==> wip/juniper: inputs <==
==> flow/design.v <==
`timescale 1ns / 1ps
module get_conv_target_angle(
input signed [19:0] target_angle,
output reg signed [19:0] target_angle_conv,
output reg [2:0] quadrant_loc
    );
  always@(*)
    begin
        if ((target_angle >{16'd90,4'd0}) && (target_angle <= {16'd180,4'd0})) target_angle_conv = target_angle - {16'd90,4'd0};
        else if ((target_angle >{16'd180,4'd0}) && (target_angle <= {16'd270,4'd0})) target_angle_conv = target_angle - {16'd180,4'd0};
        else if ((target_angle > {16'd270,4'd0}) && (target_angle <= {16'd360,4'd0})) target_angle_conv = target_angle - {16'd360,4'd0};
        else target_angle_conv = target_angle;
    end 
  always@(*)
    begin
        if ((target_angle >{16'd90,4'd0}) && (target_angle <= {16'd180,4'd0})) quadrant_loc = 3'd2;
        else if ((target_angle >{16'd180,4'd0}) && (target_angle <= {16'd270,4'd0})) quadrant_loc = 3'd3;
        else if ((target_angle > {16'd270,4'd0}) && (target_angle <= {16'd360,4'd0})) quadrant_loc = 3'd4;
        else quadrant_loc = 3'd1;
    end    
endmodule
`timescale 1ns / 1ps
module output_mapping(
input signed [19:0] x, 
input signed [19:0] y,
input [2:0] quadrant_loc,
output reg signed [19:0] x_res,
output reg signed [19:0] y_res
    );
always@(*)
    begin
        if (quadrant_loc == 3'd2) x_res = -y;
        else if (quadrant_loc == 3'd3) x_res = -x;
        else  x_res = x; 
    end
 always@(*)
   begin
     if (quadrant_loc == 3'd2)       y_res = x;
     else if (quadrant_loc == 3'd3)  y_res = -y;
     else                            y_res = y; 
   end
endmodule
`timescale 1ns / 1ps
module cordic_sin_cos(clk,rst,target_angle,x_res,y_res);
 input clk,rst;   
 input signed [19:0] target_angle;    
 output reg signed [19:0] x_res;  
 output reg signed [19:0] y_res;  
 wire signed [19:0] x_res_comb;  
 wire signed [19:0] y_res_comb;  
 reg signed [19:0] x [9:0];   
 reg signed [19:0] y [9:0];   
 wire signed[19:0] arc_tan [8:0];   
 reg  signed[19:0] z[8:0];   
 reg  d[8:0];  
 wire signed [19:0] target_angle_conv;   
 wire [2:0] quadrant_loc;  
 assign arc_tan[0] = {{6{1'b0}},10'b0000101101,4'b0000};    
 assign arc_tan[1] = {{6{1'b0}},10'b0000011010,4'b1001};    
 assign arc_tan[2] = {{6{1'b0}},10'b0000001110,4'b0000};    
 assign arc_tan[3] = {{6{1'b0}},10'b0000000111,4'b0010};    
 assign arc_tan[4] = {{6{1'b0}},10'b0000000011,4'b1001};    
 assign arc_tan[5] = {{6{1'b0}},10'b0000000001,4'b1100};    
 assign arc_tan[6] = {{6{1'b0}},10'b0000000000,4'b1110};    
 assign arc_tan[7] = {{6{1'b0}},10'b0000000000,4'b0111};    
 assign arc_tan[8] = {{6{1'b0}},10'b0000000000,4'b0011};    
 get_conv_target_angle conv_angle(.target_angle(target_angle),.target_angle_conv(target_angle_conv),.quadrant_loc(quadrant_loc));
 output_mapping out_map(.x(x[9][19:0]),.y(y[9][19:0]),.quadrant_loc(quadrant_loc),.x_res(x_res_comb),.y_res(y_res_comb));
 always@(posedge clk)
  begin
    if (rst == 0)
       begin
         x_res [19:0]     <= 20'b0;
         y_res [19:0]     <= 20'b0;  
       end 
    else 
       begin
         x_res [19:0] <= x_res_comb;
         y_res [19:0] <= y_res_comb;
       end
  end
 always@(*)
   begin
      x[0] = 20'b00001001101101110001;  
      y[0] = 20'b00000000000000000000;  
      z[0] = target_angle_conv;  
      d[0] = (z[0][19] == 0) ? 1 : 0;   
   end
 always@(*)
   begin
     x[1] = (d[0] == 1) ? (x[0] - y[0]) : (x[0]+y[0]);
     y[1] = (d[0] == 1) ? (y[0] + x[0]) : (y[0]-x[0]);
     z[1] = (d[0] == 1) ? (z[0] - arc_tan[0]) : (z[0]+arc_tan[0]);
     d[1] = (z[1][19] == 0) ? 1 : 0;
     x[2] = (d[1] == 1) ? (x[1] - (y[1]>>>1)) : (x[1]+(y[1]>>>1));
     y[2] = (d[1] == 1) ? (y[1] + (x[1]>>>1)) : (y[1]-(x[1]>>>1));
     z[2] = (d[1] == 1) ? (z[1] - arc_tan[1]) : (z[1]+arc_tan[1]);
     d[2] = (z[2][19] == 0) ? 1 : 0;   
     x[3] = (d[2] == 1) ? (x[2] - (y[2]>>>2)) : (x[2]+(y[2]>>>2));
     y[3] = (d[2] == 1) ? (y[2] + (x[2]>>>2)) : (y[2]-(x[2]>>>2));
     z[3] = (d[2] == 1) ? (z[2] - arc_tan[2]) : (z[2]+arc_tan[2]);
     d[3] = (z[3][19] == 0) ? 1 : 0; 
     x[4] = (d[3] == 1) ? (x[3] - (y[3]>>>3)) : (x[3]+(y[3]>>>3));
     y[4] = (d[3] == 1) ? (y[3] + (x[3]>>>3)) : (y[3]-(x[3]>>>3));
     z[4] = (d[3] == 1) ? (z[3] - arc_tan[3]) : (z[3]+arc_tan[3]);
     d[4] = (z[4][19] == 0) ? 1 : 0; 
     x[5] = (d[4] == 1) ? (x[4] - (y[4]>>>4)) : (x[4]+(y[4]>>>4));
     y[5] = (d[4] == 1) ? (y[4] + (x[4]>>>4)) : (y[4]-(x[4]>>>4));
     z[5] = (d[4] == 1) ? (z[4] - arc_tan[4]) : (z[4]+arc_tan[4]);
     d[5] = (z[5][19] == 0) ? 1 : 0; 
     x[6] = (d[5] == 1) ? (x[5] - (y[5]>>>5)) : (x[5]+(y[5]>>>5));
     y[6] = (d[5] == 1) ? (y[5] + (x[5]>>>5)) : (y[5]-(x[5]>>>5));
     z[6] = (d[5] == 1) ? (z[5] - arc_tan[5]) : (z[5]+arc_tan[5]);
     d[6] = (z[6][19] == 0) ? 1 : 0; 
     x[7] = (d[6] == 1) ? (x[6] - (y[6]>>>6)) : (x[6]+(y[6]>>>6));
     y[7] = (d[6] == 1) ? (y[6] + (x[6]>>>6)) : (y[6]-(x[6]>>>6));
     z[7] = (d[6] == 1) ? (z[6] - arc_tan[6]) : (z[6]+arc_tan[6]);
     d[7] = (z[7][19] == 0) ? 1 : 0; 
     x[8] = (d[7] == 1) ? (x[7] - (y[7]>>>7)) : (x[7]+(y[7]>>>7));
     y[8] = (d[7] == 1) ? (y[7] + (x[7]>>>7)) : (y[7]-(x[7]>>>7));
     z[8] = (d[7] == 1) ? (z[7] - arc_tan[7]) : (z[7]+arc_tan[7]);
     d[8] = (z[8][19] == 0) ? 1 : 0; 
     x[9] = (d[8] == 1) ? (x[8] - (y[8]>>>8)) : (x[8]+(y[8]>>>8));
     y[9] = (d[8] == 1) ? (y[8] + (x[8]>>>8)) : (y[8]-(x[8]>>>8));
     z[9] = (d[8] == 1) ? (z[8] - arc_tan[8]) : (z[8]+arc_tan[8]);
     d[9] = (z[9][19] == 0) ? 1 : 0; 
   end
endmodule
==> flow/run.sh <==
#!/bin/bash
# the make line also repeats each setting of config.mk as NAME=value (left out here)
make -C /OpenROAD-flow-scripts/flow DESIGN_CONFIG=/design/flow/config.mk WORK_HOME=/design/flow/orfs CLKGATE_MAP_FILE= finish
==> flow/config.mk <==
export PLATFORM = sky130hd
export DESIGN_NAME = cordic_sin_cos
export DESIGN_NICKNAME = cordic_sin_cos
export VERILOG_FILES = /design/flow/design.v
export SDC_FILE = /design/flow/constraint.sdc
export NUM_CORES = 4
export LEC_CHECK = 0
export ABC_AREA = 1
export CAP_MARGIN = 35
export CORE_MARGIN = 2
export CORE_UTILIZATION = 68
export CTS_CLUSTER_DIAMETER = 383
export CTS_CLUSTER_SIZE = 18
export SETUP_SLACK_MARGIN = -0.98
export SLEW_MARGIN = 20
==> flow/constraint.sdc <==
create_clock -name core_clock -period 17.5 [get_ports {clk}]
set_input_delay 3.5000 -clock core_clock [delete_from_list [all_inputs] [get_ports {clk}]]
set_output_delay 3.5000 -clock core_clock [all_outputs]
set_load 0.01 [all_outputs]
==> inputs of wip/nickel, as changes to wip/juniper <==
Settings changed: ABC_AREA 1 to not set, CAP_MARGIN 35 to 20, CORE_UTILIZATION 68 to 65, CTS_CLUSTER_DIAMETER 383 to not set, CTS_CLUSTER_SIZE 18 to not set, SETUP_SLACK_MARGIN -0.98 to -2.0, TNS_END_PERCENT set to 5.
==> flow/constraint.sdc (replaced) <==
create_clock -name core_clock -period 30.6 [get_ports {clk}]
set_input_delay 6.1200 -clock core_clock [delete_from_list [all_inputs] [get_ports {clk}]]
set_output_delay 6.1200 -clock core_clock [all_outputs]
set_load 0.01 [all_outputs]
==> comparison table <==
metric	wip/nickel	wip/juniper
Outcome	failed layout checks	aborted with a tool error
Stage where the flow stopped	-	3_5_place_dp
Reasons for failing layout checks	negative setup slack	-
Mux share	1.414%	0%
Core utilization at floorplan	65.65%	68.56%
Yosys cell count	3113	3584
Compound-cell area share of the yosys netlist	28.16%	18.34%
Share of synthesized cell area in full adder, half adder and majority cells	24.31%	24.04%
Horizontal die size	190.3 µm	187.2 µm
Floorplan Core Area	34370 µm²	33280 µm²
Area of the mapped netlist	22570 µm²	22820 µm²
Distinct cell type count of the synthesized netlist	97	64
Rows	68	67
Register area share after synthesis	3.549%	3.510%
Instance count of the mapped netlist	3113	3584
Die Size	36220 µm²	35030 µm²
Syn_nets	3562	4033
Simple logic cell fraction of the synthesized area	19.53%	24.98%
Die outline height	190.3 µm	187.2 µm
Most repeated cell in the gate-level netlist after synthesis	ha_1	nand2_1
Synth Area per Inst	7.249 µm²	6.366 µm²
Share of the synthesized area in the top cell type	22.62%	22.37%
Parity-gate share of the synthesized area counting xor and xnor cells	18.51%	18.38%

---

==> v19: inputs <==
Starts from the design.v that is shown in full above.
Settings: LEC_CHECK=0, CAP_MARGIN=20, CORE_MARGIN=2, CORE_UTILIZATION=65, SLEW_MARGIN=20; clock period 28.2 ns.
run.sh (not shown) runs the stock make flow with config.mk's settings and CLKGATE_MAP_FILE=.
==> v33: changes against v19 <==
- CAP_MARGIN: 20 -> 35
- CORE_UTILIZATION: 65 -> 70
- CTS_CLUSTER_SIZE: not set -> 18
- PLACE_DENSITY: not set -> 0.79
==> flow/constraint.sdc (replaced) <==
create_clock -name core_clock -period 17.5 [get_ports {clk}]
set_input_delay 3.5000 -clock core_clock [delete_from_list [all_inputs] [get_ports {clk}]]
set_output_delay 3.5000 -clock core_clock [all_outputs]
set_load 0.01 [all_outputs]
==> comparison table <==
X dimension of the die: v33 184 um; v19 190 um
Sequential cell area fraction in the yosys report: v33 3.55%; v19 3.55%
Post-synth EDFFs: v33 0; v19 0
Final estimated routing congestion in global placement: v33 1.04; v19 1.03
Multiplexer share of the synthesized area: v33 1.41%; v19 1.41%
Core area: v33 31600 um2; v19 34400 um2
Unique masters post-synth: v33 97; v19 97
Chip footprint: v33 33700 um2; v19 36200 um2
Status: v33 aborted with a tool error; v19 aborted with a tool error
Last stage reached: v33 3_5_place_dp; v19 5_1_grt
XOR/XNOR Area Share: v33 18.5%; v19 18.5%
Row count: v33 65; v19 68
Post-synth net total: v33 3562; v19 3562
Flops & latches, synth: v33 40; v19 40
Leading register cell type out of synthesis: v33 sky130_fd_sc_hd__dfxtp_1; v19 sky130_fd_sc_hd__dfxtp_1
Async set-reset flop share out of synthesis: v33 0%; v19 0%
Vert. Die Dim: v33 184 um; v19 190 um
Initial Utilization: v33 71.3%; v19 65.6%
Post-synthesis cell count from yosys: v33 3113; v19 3113
Number of standard cells after synthesis: v33 3113; v19 3113
Fa+ha+maj area frac: v33 24.3%; v19 24.3%
Mapped Avg Cell Area: v33 7.25 um2; v19 7.25 um2
Post-Synth AOI/OAI Area: v33 28.2%; v19 28.2%
AND/OR/NAND/NOR Cells, Area Fraction: v33 19.5%; v19 19.5%

---

==> v36: inputs <==
// cordic_sin_cos: RTL as listed in full above, without the edits since
Settings: LEC_CHECK=0, CAP_MARGIN=35, CORE_MARGIN=2, CORE_UTILIZATION=68, CTS_CLUSTER_SIZE=18, SLEW_MARGIN=20; clock period 17.5 ns.
==> v38: changes against v36 <==
- CAP_MARGIN: 35 -> 40
- CTS_CLUSTER_SIZE: 18 -> default
- SETUP_SLACK_MARGIN: default -> -0.14
- SLEW_MARGIN: 20 -> 35
==> flow/constraint.sdc (replaced) <==
create_clock -name core_clock -period 28.8 [get_ports {clk}]
set_input_delay 5.7600 -clock core_clock [delete_from_list [all_inputs] [get_ports {clk}]]
set_output_delay 5.7600 -clock core_clock [all_outputs]
set_load 0.01 [all_outputs]
==> v16: changes against v36 <==
- CAP_MARGIN: 35 -> 5
- CORE_ASPECT_RATIO: default -> 1.75
- CORE_UTILIZATION: 68 -> 32
- CTS_CLUSTER_SIZE: 18 -> default
- SETUP_SLACK_MARGIN: default -> -0.85
- SLEW_MARGIN: 20 -> 15
- TNS_END_PERCENT: default -> 20
==> flow/constraint.sdc (replaced) <==
create_clock -name core_clock -period 35.0 [get_ports {clk}]
set_input_delay 7.0000 -clock core_clock [delete_from_list [all_inputs] [get_ports {clk}]]
set_output_delay 7.0000 -clock core_clock [all_outputs]
set_load 0.01 [all_outputs]
==> results.json <==
{
  "status": "finished clean",
  "row_count": 128,
  "core_region_area_sq_um": 69670,
  "die_w_microns": 204.7,
  "die_height_microns": 355.3
}
the above is filed under v16

==> results.json <==
{
  "status": "aborted with a tool error",
  "lastStage": "3_5_place_dp",
  "error": "[ERROR DPL-0038] Utilization greater than 100%, impossible to legalize",
  "die_w_microns": 186.2,
  "die_height_microns": 186.2,
  "core_region_area_sq_um": 32620,
  "die_area_sq_um": 34660,
  "row_count": 66
}
the above is filed under v36

==> results.json <==
{
  "status": "aborted with a tool error",
  "lastStage": "5_1_grt",
  "overflow": 115,
  "die_height_microns": 186.2,
  "error": "[ERROR GRT-0232] Routing congestion too high. Check the congestion heatmap in the GUI.",
  "row_count": 66,
  "die_w_microns": 186.2,
  "core_region_area_sq_um": 32620
}
the above is filed under v38


---

==> exp/zinc: inputs <==
RTL: the design.v shown in full above, as it stands there.
clock: 44.8 ns
lec_check: 0
abc_area: 1
cap_margin: 25
cell_pad_in_sites_detail_placement: 2
cell_pad_in_sites_global_placement: 2
core_aspect_ratio: 0.77
core_margin: 8
core_utilization: 60
cts_cluster_diameter: 175
cts_cluster_size: 79
gpl_routability_driven: 0
gpl_timing_driven: 0
hold_slack_margin: 0.29
max_routing_layer: met5
min_routing_layer: met2
place_density_lb_addon: 0.21
setup_slack_margin: 5.0
slew_margin: 30
tns_end_percent: 85
==> exp/juniper: changes against exp/zinc <==
ABC_AREA = not set   (was 1)
CAP_MARGIN = 20   (was 25)
CELL_PAD_IN_SITES_DETAIL_PLACEMENT = not set   (was 2)
CELL_PAD_IN_SITES_GLOBAL_PLACEMENT = not set   (was 2)
CORE_ASPECT_RATIO = not set   (was 0.77)
CORE_MARGIN = 2   (was 8)
CORE_UTILIZATION = 58   (was 60)
CTS_CLUSTER_DIAMETER = not set   (was 175)
CTS_CLUSTER_SIZE = not set   (was 79)
GPL_ROUTABILITY_DRIVEN = not set   (was 0)
GPL_TIMING_DRIVEN = not set   (was 0)
HOLD_SLACK_MARGIN = not set   (was 0.29)
MAX_ROUTING_LAYER = not set   (was met5)
MIN_ROUTING_LAYER = not set   (was met2)
PLACE_DENSITY_LB_ADDON = not set   (was 0.21)
SETUP_SLACK_MARGIN = 4.65   (was 5.0)
SLEW_MARGIN = 20   (was 30)
TNS_END_PERCENT = not set   (was 85)
==> flow/constraint.sdc (replaced) <==
create_clock -name core_clock -period 28.2 [get_ports {clk}]
set_input_delay 5.6400 -clock core_clock [delete_from_list [all_inputs] [get_ports {clk}]]
set_output_delay 5.6400 -clock core_clock [all_outputs]
set_load 0.01 [all_outputs]
==> exp/delta: changes against exp/zinc <==
ABC_AREA = not set   (was 1)
CAP_MARGIN = 20   (was 25)
CELL_PAD_IN_SITES_DETAIL_PLACEMENT = not set   (was 2)
CELL_PAD_IN_SITES_GLOBAL_PLACEMENT = not set   (was 2)
CORE_ASPECT_RATIO = not set   (was 0.77)
CORE_MARGIN = 2   (was 8)
CORE_UTILIZATION = 40   (was 60)
CTS_CLUSTER_DIAMETER = not set   (was 175)
CTS_CLUSTER_SIZE = not set   (was 79)
GPL_ROUTABILITY_DRIVEN = not set   (was 0)
GPL_TIMING_DRIVEN = not set   (was 0)
HOLD_SLACK_MARGIN = not set   (was 0.29)
MAX_ROUTING_LAYER = not set   (was met5)
MIN_ROUTING_LAYER = not set   (was met2)
PLACE_DENSITY_LB_ADDON = not set   (was 0.21)
SETUP_SLACK_MARGIN = not set   (was 5.0)
SLEW_MARGIN = 20   (was 30)
TNS_END_PERCENT = not set   (was 85)
==> flow/constraint.sdc (replaced) <==
create_clock -name core_clock -period 35.0 [get_ports {clk}]
set_input_delay 7.0000 -clock core_clock [delete_from_list [all_inputs] [get_ports {clk}]]
set_output_delay 7.0000 -clock core_clock [all_outputs]
set_load 0.01 [all_outputs]
==> exp/yarrow: changes against exp/zinc <==
ABC_AREA = not set   (was 1)
CAP_MARGIN = 20   (was 25)
CELL_PAD_IN_SITES_DETAIL_PLACEMENT = not set   (was 2)
CELL_PAD_IN_SITES_GLOBAL_PLACEMENT = not set   (was 2)
CORE_ASPECT_RATIO = not set   (was 0.77)
CORE_MARGIN = 2   (was 8)
CORE_UTILIZATION = 63   (was 60)
CTS_CLUSTER_DIAMETER = not set   (was 175)
CTS_CLUSTER_SIZE = not set   (was 79)
GPL_ROUTABILITY_DRIVEN = not set   (was 0)
GPL_TIMING_DRIVEN = not set   (was 0)
HOLD_SLACK_MARGIN = not set   (was 0.29)
MAX_ROUTING_LAYER = not set   (was met5)
MIN_ROUTING_LAYER = not set   (was met2)
PLACE_DENSITY_LB_ADDON = not set   (was 0.21)
SETUP_SLACK_MARGIN = not set   (was 5.0)
SLEW_MARGIN = 20   (was 30)
TNS_END_PERCENT = not set   (was 85)
==> flow/constraint.sdc (replaced) <==
create_clock -name core_clock -period 33.7 [get_ports {clk}]
set_input_delay 6.7400 -clock core_clock [delete_from_list [all_inputs] [get_ports {clk}]]
set_output_delay 6.7400 -clock core_clock [all_outputs]
set_load 0.01 [all_outputs]
==> qor summary <==
metric                                                    exp/yarrow       exp/delta                   exp/zinc                exp/juniper
Combinational share of cell area                               86.5%           85.1%                          -                          -
Effective utilization at floorplan                             63.8%           40.3%                      61.0%                      58.5%
Clock Tree Root                                            clkbuf_16       clkbuf_16                          -                  clkbuf_16
Post-Route Utilization                                         69.5%           44.0%                          -                          -
Max-capacitance violation count                                    0               0                          -                          -
Post-CTS setup-driven buffer insertion count                       0               0                          -                        230
Hold buffer count at cts                                           0               0                          -                          0
DRT iter0 DRCs                                                  1625            1362                          -                          -
Via-per-instance ratio                                          6.27            5.55                          -                          -
Clock buffer and inverter area fraction after layout          0.559%          0.720%                          -                          -
Number of setup violations in the final report                     0               0                          -                          -
CTS H-tree depth                                                   2               2                          -                          2
MUX area fraction                                              1.41%           1.41%                         0%                      1.41%
Status                                                finished clean  finished clean  aborted with a tool error  aborted with a tool error
Last stage reached                                                 -               -       3_1_place_gp_skip_io                    5_1_grt
Number of cells on the worst hold path                             4               4                          -                          -
1st-pass router iterations                                         7               9                          -                          -
Clock tree from TritonCTS                                      built           built                          -                          -
Signal buffers share of area                                   4.00%           3.81%                          -                          -
Class of the most critical hold timing path                in -> reg       in -> reg                          -                          -
Logic area                                                 21300 um2       21000 um2                          -                          -
